## build 92
// reciprocal_float
module reciprocal_float(
    input clk, rst,
    input start,
    input [31:0] x,
    output [31:0] out,
    output done, zero_flag
);
Settings: LEC_CHECK=0, ABC_AREA=1, CAP_MARGIN=20, CORE_MARGIN=2, CORE_UTILIZATION=72, CTS_CLUSTER_SIZE=10, SETUP_SLACK_MARGIN=1.59, SLEW_MARGIN=20; clock period 6.54 ns.
run.sh (not shown) runs the stock make flow with config.mk's settings and CLKGATE_MAP_FILE=.
Relative to build 92, the following input files were edited for build 9:
- putting CTS_CLUSTER_DIAMETER at 371 where nothing was set
- swapping 1.59 for -0.42 in SETUP_SLACK_MARGIN
- swapping 6.54 for 4.17 in the clock period (ns, I/O delays scaled along)
==> comparison <==
Status build 9: flow complete, layout not clean - setup timing
Worst endpoint data arrival time (higher): build 92
Build 92 has lower power share of the clock group than build 9.
Summary of the comparison: layout buffering overhead excluding clock cells is higher in build 9, relative to build 92.
The relative slew slack in build 9 sits 0.60 points above the value recorded for build 92.
#### Input delta (build 53 over build 9)
- CORE_ASPECT_RATIO newly set to 1.31
- SETUP_SLACK_MARGIN removed (was -0.42)
- CTS_CLUSTER_SIZE changed from 10 to 98
- CTS_CLUSTER_DIAMETER removed (was 371)
- the clock period (ns, I/O delays scaled along) changed from 4.17 to 4.64
Findings:
Build 53 completed; timing, DRC and antenna clean
Between build 9 and build 53, the total power is lower for build 53.
Summary of the comparison: clock power is lower in build 53, relative to build 9.
Looking at largest voltage drop on the vdd net, build 53 sits below build 9.
[compare] base=build 9 new=build 53: core utilization at floorplan shrank by 0.18 points; global-route usage held steady; power dissipated in combinational cells shrank by 9.8%; floorplan die area held steady; detailed-route wire length held steady.
Going from build 9 to build 53, number of nets at the end of the flow shrank slightly.

---

== build 48 ==
reciprocal_float again, from the RTL that the note above started with.
Settings: LEC_CHECK=0, CAP_MARGIN=20, CORE_MARGIN=2, CORE_UTILIZATION=68, CTS_CLUSTER_DIAMETER=38, SLEW_MARGIN=20; clock period 7.8 ns.
Changes in build 42 relative to build 48:
-- flow/config.mk --
<<< build 48, line 8
export CAP_MARGIN = 20
export CORE_MARGIN = 2
export CORE_UTILIZATION = 68
export CTS_CLUSTER_DIAMETER = 38
export SLEW_MARGIN = 20
>>> build 42, line 8
export CAP_MARGIN = 20
export CORE_MARGIN = 2
export CORE_UTILIZATION = 39
export SLEW_MARGIN = 20
==> flow/constraint.sdc <==
create_clock -name core_clock -period 11.9 [get_ports {clk}]
set_input_delay 2.3800 -clock core_clock [delete_from_list [all_inputs] [get_ports {clk}]]
set_output_delay 2.3800 -clock core_clock [all_outputs]
set_load 0.01 [all_outputs]
## What came out
Compared to build 48, build 42 has maximum VDD drop about 40% lower. Changes observed in build 42 relative to build 48: share of total power in combinational logic +0.6 points, number of buffers inserted by port buffering has remained practically unchanged, number of ports placed on the die boundary now sits at about the same level, overall power fell by about 36%.
The following lists how build 97 was set up differently from build 42:
-- flow/config.mk --
<<< build 42, line 6
export NUM_CORES = 4
export LEC_CHECK = 0
export CAP_MARGIN = 20
export CORE_MARGIN = 2
export CORE_UTILIZATION = 39
export SLEW_MARGIN = 20
>>> build 97, line 6
export NUM_CORES = 4
export LEC_CHECK = 0
export ABC_AREA = 1
export CAP_MARGIN = 20
export CORE_ASPECT_RATIO = 1.31
export CORE_MARGIN = 2
export CORE_UTILIZATION = 64
export SLEW_MARGIN = 20
==> flow/constraint.sdc <==
create_clock -name core_clock -period 3.82 [get_ports {clk}]
set_input_delay 0.7640 -clock core_clock [delete_from_list [all_inputs] [get_ports {clk}]]
set_output_delay 0.7640 -clock core_clock [all_outputs]
set_load 0.01 [all_outputs]
[summary]
- Out of build 97 and build 42, the only run to close with the timing, design-rule and antenna checks passing was build 42.
- Of build 97 and build 42, the run reporting the lower via count was build 42.
- The post-detailed-routing wire length in build 97 was higher than what build 42 gave.
- On build 97: proportion of synthesized area in mux cells is 12 points lower than what build 42 gave.
- Compared with build 42, build 97 has less setup slack.
- Build 97 vs build 42 on post-route core utilization: build 97 is the higher one.

---

reciprocal_float again, from the RTL that the note above started with.
==> flow/design.v (excerpt) <==
module reciprocal_float(
    input clk, rst,
    input start,
    input [31:0] x,
    output [31:0] out,
    output done, zero_flag
);
==> flow/config.mk <==
export PLATFORM = sky130hd
export DESIGN_NAME = reciprocal_float
export DESIGN_NICKNAME = reciprocal_float
export VERILOG_FILES = /design/flow/design.v
export SDC_FILE = /design/flow/constraint.sdc
export NUM_CORES = 4
export LEC_CHECK = 0
export ABC_AREA = 1
export CAP_MARGIN = 20
export CORE_ASPECT_RATIO = 1.45
export CORE_MARGIN = 2
export CORE_UTILIZATION = 72
export CTS_CLUSTER_DIAMETER = 363
export CTS_CLUSTER_SIZE = 10
export PLACE_DENSITY = 0.42
export SETUP_SLACK_MARGIN = 0.58
export SLEW_MARGIN = 35
==> flow/constraint.sdc <==
create_clock -name core_clock -period 1.96 [get_ports {clk}]
set_input_delay 0.3920 -clock core_clock [delete_from_list [all_inputs] [get_ports {clk}]]
set_output_delay 0.3920 -clock core_clock [all_outputs]
set_load 0.01 [all_outputs]
The starting point aborted during 3_5_place_dp on DPL-0038.
Next try:
Settings changed: CTS_CLUSTER_DIAMETER 363 to unset, CTS_CLUSTER_SIZE 10 to 16, PLACE_DENSITY 0.42 to unset, SLEW_MARGIN 35 to 20.
Clock period 1.96 ns to 2.0 ns, I/O delays scaled along.
Result: The changed run never finished: it broke off in 3_5_place_dp; area after synthesis is unchanged; die size stays the same; synthesized cell count is unchanged.
Next try:
Settings changed: ABC_AREA 1 to unset, CORE_ASPECT_RATIO 1.45 to unset, CORE_UTILIZATION 72 to 15, CTS_CLUSTER_SIZE 16 to unset, SETUP_SLACK_MARGIN 0.58 to unset.
Clock period 2.0 ns to 6.48 ns, I/O delays scaled along.
What happened: Now the flow ran to the end with no violations; die area is higher to 4.5 times its value; synthesized area is lower by 2.7%; synthesized cell count is lower by 27%.

---

Starting RTL as in the previous note.
Settings: LEC_CHECK=0, ABC_AREA=1, CAP_MARGIN=20, CORE_ASPECT_RATIO=1.45, CORE_MARGIN=2, CORE_UTILIZATION=72, CTS_CLUSTER_DIAMETER=363, CTS_CLUSTER_SIZE=10, HOLD_SLACK_MARGIN=0.28, SETUP_SLACK_MARGIN=0.58, SLEW_MARGIN=35; clock period 2.0 ns.
The starting point failed in 3_5_place_dp.
==> next run, changes <==
ABC_AREA = not set   (was 1)
CORE_ASPECT_RATIO = not set   (was 1.45)
CORE_UTILIZATION = 44   (was 72)
CTS_CLUSTER_DIAMETER = not set   (was 363)
CTS_CLUSTER_SIZE = not set   (was 10)
HOLD_SLACK_MARGIN = not set   (was 0.28)
SETUP_SLACK_MARGIN = not set   (was 0.58)
SLEW_MARGIN = 20   (was 35)
clock period = 6.16 ns   (was 2.0 ns; I/O delays follow)
Result: The changed run ran to the end with no violations. Synthesized cell count goes down by 27%. Die size goes up by 57%. Synthesized area goes down by 2.7%.
==> next run, changes <==
ABC_AREA = 1   (was not set)
CORE_UTILIZATION = 65   (was 44)
CTS_CLUSTER_DIAMETER = 356   (was not set)
CTS_CLUSTER_SIZE = 98   (was not set)
PLACE_DENSITY = 0.4   (was not set)
SETUP_SLACK_MARGIN = 1.71   (was not set)
TNS_END_PERCENT = 5   (was not set)
Outcome: Die size went down by 30%. Hold slack is about the same. Routed wire length goes up by 14%. Core utilization grows by 26 points. Critical path depth climbs by 8. Design area went up by 5.0%. Clock skew is lower by 0.0043 ns. Setup slack is better by 1.4 ns. Synthesized area grows by 2.8%. Combinational power rises by 80%.
==> next run, changes <==
CORE_UTILIZATION = 72   (was 65)
CTS_CLUSTER_DIAMETER = not set   (was 356)
CTS_CLUSTER_SIZE = not set   (was 98)
PLACE_DENSITY = not set   (was 0.4)
SETUP_SLACK_MARGIN = not set   (was 1.71)
TNS_END_PERCENT = not set   (was 5)
clock period = 2.0 ns   (was 6.16 ns; I/O delays follow)
- With this change the flow aborted during 3_5_place_dp with DPL-0038
- synthesized area stays the same
- die area went down by roughly a tenth
- synthesized cell count stays the same
==> next run, changes <==
clock period = 6.54 ns   (was 2.0 ns; I/O delays follow)
Outcome: The new run passed the timing, design-rule and antenna checks. Die size is unchanged. Synthesized cell count stays the same. Area after synthesis does not change.
==> next run, changes <==
ABC_AREA = not set   (was 1)
CORE_UTILIZATION = 40   (was 72)
clock period = 11.0 ns   (was 6.54 ns; I/O delays follow)
After rerunning: The changed run finished clean. Die area goes up by about 70%. Cell count is lower by 17%. Sequential share of layout area goes up by 0.14 points. Worst setup slack gets better by 3.4 ns. Worst hold slack gets worse by 0.0033 ns. Wire length drops by about 9%. Final area decreases by about 0.6%. Clock-buffer cell count decreases by 1. Power shrinks by about 46%. Via count shrinks by about 21%. Utilization came out lower by 36 points.
Power and IR drop assume default switching activity.
